== P ==
// CORDIC_COS_SIN
module CORDIC_COS_SIN #(
    parameter DATA_WIDTH = 16,
    parameter PHASE_WIDTH = 32,
    parameter STAGE = 16
) (
    input clk,
    input rst,
    input en,
    input mode,      
    input signed [DATA_WIDTH-1:0] x0,
    input signed [DATA_WIDTH-1:0] y0,
    input signed [PHASE_WIDTH-1:0] phase,    
    output valid,
    output [DATA_WIDTH:0] cos,
    output [DATA_WIDTH:0] sin
);
parameter K = 32'd39797;     
parameter [PHASE_WIDTH*STAGE-1:0] atan = {32'd128, 32'd256, 32'd448, 32'd896, 32'd1856, 32'd3648, 32'd7360, 32'd14656, 32'd29312,
                                         32'd58688, 32'd117312, 32'd234368, 32'd466944, 32'd919872, 32'd1740992, 32'd2949120};
integer i, j;
wire [1:0] quadrant;
assign quadrant = phase[PHASE_WIDTH-1:PHASE_WIDTH-2];
reg signed [DATA_WIDTH:0] x_pre;
reg signed [DATA_WIDTH:0] y_pre;
reg signed [PHASE_WIDTH-1:0] z_pre;
reg signed [DATA_WIDTH:0] x [0:STAGE-1];
reg signed [DATA_WIDTH:0] y [0:STAGE-1];
reg signed [PHASE_WIDTH-1:0] z [0:STAGE-1];
reg signed [DATA_WIDTH:0] x_shift [0:STAGE-1]; 
reg signed [DATA_WIDTH:0] y_shift [0:STAGE-1];
reg [STAGE-1:0] sign;
always @(*) begin
    for(i=0; i<STAGE; i=i+1)begin
        x_shift[i] = x[i] >>> i;
        y_shift[i] = y[i] >>> i;
        sign[i] = z[i][PHASE_WIDTH-1];
    end
end
wire [DATA_WIDTH:0] x0_pos, x0_neg;
wire [DATA_WIDTH:0] y0_pos, y0_neg;
assign x0_pos = (x0 == 0) ? 0 : {1'b0, x0};
assign x0_neg = (x0 == 0) ? 0 : {1'b1, (~x0)+16'b1};
assign y0_pos = (y0 == 0) ? 0 : {1'b0, y0};
assign y0_neg = (y0 == 0) ? 0 : {1'b1, (~y0)+16'b1};
always @(posedge clk or posedge rst) begin
    if(rst)begin
        x_pre <= 0;
        y_pre <= 0;
        z_pre <= 0;
    end
    else begin
        if(en)begin
            case (quadrant)
                0:begin
                    x_pre <= x0_pos;
                    y_pre <= y0_pos;
                    z_pre <= phase;
                end
                1:begin
                    x_pre <= y0_neg;
                    y_pre <= x0_pos;
                    z_pre <= {2'b00, phase[29:0]};
                end
                2:begin
                    x_pre <= y0_pos;
                    y_pre <= x0_neg;
                    z_pre <= {2'b11, phase[29:0]};
                end
                3:begin
                    x_pre <= x0_pos;
  ...
Size in the first run: ~7200 cells after synthesis, ~980 flip-flops, roughly 0.068 sq mm of cells after synthesis.
export LEC_CHECK = 0
export CAP_MARGIN = 20
export CORE_MARGIN = 2
export CORE_UTILIZATION = 68
export SLEW_MARGIN = 20
create_clock -name core_clock -period 3.71 [get_ports {clk}]
run.sh (not shown) runs the stock make flow with config.mk's settings and CLKGATE_MAP_FILE=.
P finished every stage and its layout cleared the timing, DRC and antenna checks.
[inputs] Q vs P
- CAP_MARGIN changed from 20 to 30
- CORE_UTILIZATION changed from 68 to 72
- the clock period (ns, I/O delays scaled along) changed from 3.71 to 2.91
Results
- What ended Q was a tool error in global routing; the run never finished.
- Compared to P, Q has area of the chip about 5.5% lower.
- Diff P -> Q | total number of placement rows | down by a few percent
- The post-DP HPWL in Q was higher than what P gave.
- Comparing the two runs side by side, Q comes out ahead of P on floorplan core area.
Here is what was changed in the inputs of R compared with Q.
- TNS_END_PERCENT: unset -> 50
- CAP_MARGIN: 30 -> 25
- CORE_ASPECT_RATIO: unset -> 1.42
- CORE_MARGIN: 2 -> 9
- CORE_UTILIZATION: 72 -> 40
- SLEW_MARGIN: 20 -> 0
- CELL_PAD_IN_SITES_GLOBAL_PLACEMENT: unset -> 2
- the clock period (ns, I/O delays scaled along): 2.91 -> 2.89
Findings:
- Relative to Q, weighted congestion at the end of routability-driven global placement decreased by 0.098 in R.
- The flow completed for R, but it is not clean: the layout still shows setup timing.
- [compare] base=Q new=R: number of post-CTS setup repair buffers moved down; area of the die moved up; chip height moved up; number of sinks driven by the clock tree level.
#### Input delta (S over R)
- a deleted TNS_END_PERCENT that had been 50
- a change of SLEW_MARGIN from 0 to 20
- a deleted CELL_PAD_IN_SITES_GLOBAL_PLACEMENT that had been 2
- an added ABC_AREA of 0
- an added GPL_TIMING_DRIVEN of 1
- a change of CORE_UTILIZATION from 40 to 41
- a change of CAP_MARGIN from 25 to 20
- a change of CORE_MARGIN from 9 to 2
- an added SETUP_SLACK_MARGIN of 0.32
- an added CTS_CLUSTER_DIAMETER of 256
- an added MAX_ROUTING_LAYER of met4
- an added CELL_PAD_IN_SITES_DETAIL_PLACEMENT of 1
- an added PLACE_DENSITY of 0.73
- a change of CORE_ASPECT_RATIO from 1.42 to 1.04
- a change of the clock period (ns, I/O delays scaled along) from 2.89 to 6.92
### Flow results
S reached the end of the flow, and the finished layout is clean on the timing, DRC and antenna checks. No crash in R: every stage finished, but the layout fails its final checks due to setup timing. The part of the cycle the worst path needs in S was lower than what R gave. Diff R -> S: number of fill cells moved up; worst setup slack now sits higher; number of cells on the worst hold path neither gained nor lost much; utilization now smaller; latest clock arrival within the worst-skew pair grew by 30 ps.
What T does differently from S at the input level:
- CORE_MARGIN: 2 -> 8
- MAX_ROUTING_LAYER: met4 -> unset
- GPL_TIMING_DRIVEN: 1 -> unset
- SETUP_SLACK_MARGIN: 0.32 -> unset
- CTS_CLUSTER_DIAMETER: 256 -> unset
- CELL_PAD_IN_SITES_DETAIL_PLACEMENT: 1 -> 2
- PLACE_DENSITY: 0.73 -> unset
- CORE_UTILIZATION: 41 -> 40
- CORE_ASPECT_RATIO: 1.04 -> unset
- ABC_AREA: 0 -> unset
- the clock period (ns, I/O delays scaled along): 6.92 -> 5.0
==> comparison <==
The final report for T shows a completed flow and a layout that fails verification, specifically setup timing.
From S to T the numbers moved as follows: multi-input combinational cell area stayed essentially flat; count of clock-net buffers in the final layout rose by 13%.
Of T and S, the higher first-pass GRT wire length belongs to T.
Looking at all-layer global routing usage across T and S, the one that comes out lower is S.
S -> T: routed wire length increased by more than half
Number of global-route vias before repair, T and S: lower on S
Flip-flop count: T vs S identical
Final standard cell utilization of the core, T and S: higher on S
In the flow results for T and S, the sequential share of layout area is smaller on T.

========
Setup of garnet:
CORDIC_COS_SIN again, from the RTL that the note above started with.
clock: 3.04 ns
lec_check: 0
cap_margin: 20
core_margin: 2
core_utilization: 72
hold_slack_margin: -0.09
slew_margin: 20
global routing: garnet exited with error
Input-level comparison between raven and garnet:
Settings: HOLD_SLACK_MARGIN changed from -0.09 to 0.3; CTS_CLUSTER_SIZE newly set to 36; CORE_UTILIZATION changed from 72 to 68.
==> results <==
Of raven and garnet, not a single run came through the flow clean. Status: raven FAILED at global routing (tool error). Diff raven..garnet | count of different cell masters after synthesis | unchanged. Per the comparison of raven with garnet, synthesized cell count barely changed; count of library flops with an enable pin barely changed; height of the die climbed 2.9%; XOR/XNOR share of the synthesized area barely changed. Compared with garnet, cell resize tally after clock tree synthesis in raven decreased by a little under 10%. Looking at core box area across raven and garnet, the one that comes out higher is raven. [raven] HPWL after detailed placement fell 2.5% relative to garnet. For the number of buffers inserted during clock tree synthesis, raven came in 1 higher than garnet did. Taking garnet as the reference, in raven post-cts hold buffer count went up 1, die size went up about 6%.
#### Input delta (xenon over raven)
Settings: CTS_CLUSTER_SIZE no longer set, was 36; HOLD_SLACK_MARGIN no longer set, was 0.3; CORE_UTILIZATION now 40, was 68; the clock period (ns, I/O delays scaled along) now 4.17, was 3.04.
Results
xenon: flow completed, timing, DRC and antenna clean
Re xor and xnor area share after synthesis: no difference whatsoever between xenon and raven.
The async set or reset register ratio after synthesis of raven and that of xenon are within noise of each other.
Between raven and xenon, detailed-placement wirelength estimate decreased.
Floorplan die height (lower): raven
In xenon the number of hold buffers added after cts turned out 1 lower than in raven.
From xenon to raven, synthesized area did not move at all.
On count of boundary I/O pins, raven and xenon are basically level.
Of raven and xenon, the lower worst slack at placement belongs to raven.
~same number of clock sinks in raven and xenon
Between raven and xenon, the cell count after placement is higher for raven.
In xenon relative to raven, area of the placeable core had gone up by more than half.
What tundra does differently from xenon at the input level:
Settings: swapping 4.17 for 5.0 in the clock period (ns, I/O delays scaled along).
### Flow results
The lower count of buffering cells on the critical path with inverters included came out of xenon. Compared xenon against tundra; number of global-route vias before repair within noise. Final standard cell utilization of the core in tundra is 0.24 points lower than in xenon. Compared with xenon, tundra shows a lower number of buffers outside the clock class in the layout. On worst path setup slack after routing, the higher figure sits with tundra, not xenon.
Here is what was changed in the inputs of maple compared with tundra.
Settings: an added SETUP_SLACK_MARGIN of 0.47; a change of CORE_UTILIZATION from 40 to 61; a change of the clock period (ns, I/O delays scaled along) from 5.0 to 2.7.
==> results <==
Relative to tundra, the number of instances in the placed design measured on maple has increased by more than 10%.
Compared maple vs tundra, and die span in x is down in maple.
Status: floorplan net count parity (maple, tundra)
maple — effective utilization at floorplan 21 points higher, tundra as reference
Relative to tundra, die size has decreased by about 34% in maple.
The flow ended early for maple: it failed with a tool error in global routing.

========
Setup of run 1:
Starting RTL as in the previous note.
## CORDIC_COS_SIN
module CORDIC_COS_SIN #(
    parameter DATA_WIDTH = 16,
    parameter PHASE_WIDTH = 32,
    parameter STAGE = 16
) (
    input clk,
    input rst,
    input en,
    input mode,      
    input signed [DATA_WIDTH-1:0] x0,
    input signed [DATA_WIDTH-1:0] y0,
    input signed [PHASE_WIDTH-1:0] phase,    
    output valid,
    output [DATA_WIDTH:0] cos,
    output [DATA_WIDTH:0] sin
);
Settings: LEC_CHECK=0, ABC_AREA=1, CAP_MARGIN=20, CORE_MARGIN=2, CORE_UTILIZATION=72, PLACE_DENSITY=0.35, SETUP_SLACK_MARGIN=0.65, SLEW_MARGIN=20; clock period 2.29 ns.
Run 1: GRT-0116 in 5_1_grt -> run aborted
Inputs modified between run 1 and run 2:
==> flow/config.mk <==
export PLATFORM = sky130hd
export DESIGN_NAME = CORDIC_COS_SIN
export DESIGN_NICKNAME = CORDIC_COS_SIN
export VERILOG_FILES = /design/flow/design.v
export SDC_FILE = /design/flow/constraint.sdc
export NUM_CORES = 4
export LEC_CHECK = 0
export CAP_MARGIN = 20
export CORE_MARGIN = 2
export CORE_UTILIZATION = 70
export HOLD_SLACK_MARGIN = -0.09
export SLEW_MARGIN = 20
==> flow/constraint.sdc <==
create_clock -name core_clock -period 3.04 [get_ports {clk}]
set_input_delay 0.6080 -clock core_clock [delete_from_list [all_inputs] [get_ports {clk}]]
set_output_delay 0.6080 -clock core_clock [all_outputs]
set_load 0.01 [all_outputs]
### Flow results
FAIL run 2 @ 5_1_grt: tool exited with error. Count of unique library cells instantiated by Yosys: run 2 > run 1. In the floorplan summary, run 2 is listed with a die area less than that of run 1. In run 2, the yosys stat cell total came out about 34% below the value in run 1. Run 1 -> run 2: number of buffers created by CTS increased slightly. From run 2 to run 1, number of synthesized flops with an enable pin did not move at all. Synthesized cell count, run 1 and run 2, lower one = run 2. NOTE vertical die size run 1->run 2 decreased by a few percent. Summary of run 2 over run 1: synthesized area decreased 0.011 mm^2; total of flip-flops plus latches after synthesis now sits at about the same level.
